## AYUMU
module AYUMU(
	input CLK,
	input RST,
	input [31:0] INPUT,
	output [31:0] OUTPUT,
	output [15:0] IADDR,
	input [15:0] IDATA
);
make LEC_CHECK=0 CAP_MARGIN=20 CORE_MARGIN=2 CORE_UTILIZATION=67 GPL_TIMING_DRIVEN=0 SLEW_MARGIN=25 finish   # period 10.0 ns
run.sh (not shown) runs the stock make flow with config.mk's settings and CLKGATE_MAP_FILE=.
Change:
- CORE_UTILIZATION: 67 -> 12
- GPL_TIMING_DRIVEN: 0 -> unset
- SLEW_MARGIN: 25 -> 20
- clock period: 10.0 -> 14.9 ns (I/O delays scaled with it)
Global-route usage fell by 38 points.
Cell count rose by about 100%.
Area after synthesis stays the same.
Total power fell by about 35%.
Routed wire length fell by 19%.
Via count fell by 11%.
Worst setup slack improves by 4.6 ns.
Sequential power fell by 33%.
Final area rose by about 8%.
Non-clock buffer count fell by 368.
Clock power fell by 32%.
Change:
- CORE_UTILIZATION: 12 -> 24
- clock period: 14.9 -> 6.9 ns (I/O delays scaled with it)
Result: The changed run finished clean. Wire length grows by a few percent. Clock power came out higher by well over a third. Design area drops by a few percent. Non-clock buffer count came out higher by 29. Critical path depth grows by 8. Worst setup slack got worse by 6.4 ns. Global-route usage increases by 6.8 points. Clock skew goes up by 0.017 ns. Die area falls by well over a third. First-iteration DRC count rises slightly.
Change:
- CORE_UTILIZATION: 24 -> 22
- clock period: 6.9 -> 11.1 ns (I/O delays scaled with it)
Sequential power goes down by well over a third.
Final area climbs slightly.
Hold slack hardly moves.
Clock-buffer cell count increases by 44.
Via count fell slightly.

---

Starting RTL as in the previous note.
make LEC_CHECK=0 CAP_MARGIN=35 CELL_PAD_IN_SITES_DETAIL_PLACEMENT=2 CORE_MARGIN=2 CORE_UTILIZATION=64 CTS_CLUSTER_SIZE=58 MAX_ROUTING_LAYER=met4 MIN_ROUTING_LAYER=met1 PLACE_DENSITY_LB_ADDON=0.27 SETUP_SLACK_MARGIN=1.02 SLEW_MARGIN=20 TNS_END_PERCENT=5 finish   # period 6.08 ns
The first run ended with an error in detailed placement (3_5_place_dp), error DPL-0033.
Then changed:
==> flow/config.mk (replaced) <==
export PLATFORM = sky130hd
export DESIGN_NAME = AYUMU
export DESIGN_NICKNAME = AYUMU
export VERILOG_FILES = /design/flow/design.v
export SDC_FILE = /design/flow/constraint.sdc
export NUM_CORES = 4
export LEC_CHECK = 0
export CAP_MARGIN = 20
export CORE_MARGIN = 2
export CORE_UTILIZATION = 65
export PLACE_DENSITY = 0.36
export SLEW_MARGIN = 20
==> flow/constraint.sdc (replaced) <==
create_clock -name core_clock -period 14.9 [get_ports {CLK}]
set_input_delay 2.9800 -clock core_clock [delete_from_list [all_inputs] [get_ports {CLK}]]
set_output_delay 2.9800 -clock core_clock [all_outputs]
set_load 0.01 [all_outputs]
With this change the flow went through all stages and came out clean.
Area after synthesis does not change.
Die area came out lower by 1.5%.
Synthesized cell count does not change.

---

Setup of lane 1:
AYUMU again, from the RTL that the note above started with.
==> flow/config.mk <==
export PLATFORM = sky130hd
export DESIGN_NAME = AYUMU
export DESIGN_NICKNAME = AYUMU
export VERILOG_FILES = /design/flow/design.v
export SDC_FILE = /design/flow/constraint.sdc
export NUM_CORES = 4
export LEC_CHECK = 0
export CAP_MARGIN = 35
export CELL_PAD_IN_SITES_DETAIL_PLACEMENT = 2
export CORE_MARGIN = 2
export CORE_UTILIZATION = 64
export CTS_CLUSTER_SIZE = 68
export GPL_TIMING_DRIVEN = 0
export MAX_ROUTING_LAYER = met5
export MIN_ROUTING_LAYER = met2
export PLACE_DENSITY_LB_ADDON = 0.0
export SETUP_SLACK_MARGIN = 1.02
export SLEW_MARGIN = 20
export TNS_END_PERCENT = 5
==> flow/constraint.sdc <==
create_clock -name core_clock -period 6.08 [get_ports {CLK}]
set_input_delay 1.2160 -clock core_clock [delete_from_list [all_inputs] [get_ports {CLK}]]
set_output_delay 1.2160 -clock core_clock [all_outputs]
set_load 0.01 [all_outputs]
Lane 1 failed in detailed placement with DPL-0033.
[inputs] lane 2 vs lane 1
Settings: a deleted SETUP_SLACK_MARGIN that had been 1.02; a deleted MAX_ROUTING_LAYER that had been met5; a change of CORE_UTILIZATION from 64 to 60; a change of CTS_CLUSTER_SIZE from 68 to 97; a deleted PLACE_DENSITY_LB_ADDON that had been 0.0; a change of CAP_MARGIN from 35 to 20; a deleted CELL_PAD_IN_SITES_DETAIL_PLACEMENT that had been 2; a deleted GPL_TIMING_DRIVEN that had been 0; an added ABC_AREA of 1; a deleted TNS_END_PERCENT that had been 5; a deleted MIN_ROUTING_LAYER that had been met2; a change of the clock period (ns, I/O delays scaled along) from 6.08 to 6.11.
Lane 2 went all the way through synthesis, placement and routing and the layout is clean on timing, DRC and antenna.
Lane 1 failed in detailed placement with DPL-0033.
Lane 1 → lane 2: die footprint now larger, count of different cell masters after synthesis lost about 46%.
For the XOR/XNOR share of the synthesized area, lane 2 came in 0.64 points lower than lane 1 did.
The following lists how lane 3 was set up differently from lane 2:
Settings: changing CORE_UTILIZATION from 60 to 55; removing CTS_CLUSTER_SIZE (formerly 97); removing ABC_AREA (formerly 1).
[summary]
- Going from lane 2 to lane 3, portion of the post-synthesis area used by sequential elements grows by 1.2 points.
- The slowest cell on the critical path comes out edfxtp_1 in one run and nor4b_1 in the other, namely in lane 2 and lane 3 respectively.
- Lane 2 reports its main logic family after synthesis as simple AND/OR/NAND/NOR gates while lane 3 reports multiplexers.
- | fraction of the mapped netlist area in adder cells | lane 2 vs lane 3 | ≈ equal |
- NOTE routed wire length lane 2->lane 3 decreased by more than 10%
- NOTE sum of met2 wire segment lengths after detailed routing lane 2->lane 3 decreased by a few percent
- On lane 3: worst max-slew margin expressed relative to the limit is 3.1 points higher than what lane 2 gave.
- Lane 2 → lane 3: non-clock buffer count up 6, synthesized cell count decreased by about 40% relative to the old numbers.
- Going from lane 2 to lane 3, met1 track demand over resource shrinks by 10 points.
- Total routing usage reported by global routing is higher on lane 2
- Cell count, lane 3 vs lane 2: down by more than a quarter
- Higher post-layout net count among lane 3 and lane 2: lane 2
- Run comparison: lane 2 first element of the critical path REG_DC.REG_B[3]$_DFFE_PP_; lane 3 first element of the critical path REG_DC.REG_A[4]$_DFFE_PP_
Modified inputs, lane 4 compared to lane 3
Settings: PLACE_DENSITY: unset -> 0.36; CAP_MARGIN: 20 -> 15; CORE_UTILIZATION: 55 -> 72; the clock period (ns, I/O delays scaled along): 6.11 -> 7.28.
Notes after the runs:
- There was hardly any difference in area used by sequential logic in the layout between lane 4 and lane 3.
- Cmp lane 3 and lane 4 / overall fraction of global-route tracks in use / higher: lane 4
- Against lane 3, lane 4 comes in 0.2 points higher on share of total power in the clock network.
- Lane 4 vs lane 3 — final critical-path required period rose 230 ps.
- Summary: with lane 3 as the reference, height of the die in lane 4 moved down by more than 10%.
- In the metrics for lane 3 and lane 4, the one carrying the higher share of power burned in registers is lane 3.
- Part of the cycle the worst path needs (higher): lane 3
- Lane 4 gives more worst setup slack than lane 3 did.
- fa_1 as the worst-path cell with the longest stage delay was reported by lane 4, and nor4b_1 by lane 3.
- On power share of the combinational group: between lane 3 and lane 4, it ends up higher for lane 4.
- Compared with lane 3, lane 4 ends up with a smaller final cell area.
Power is estimated from default activity; no workload was simulated.
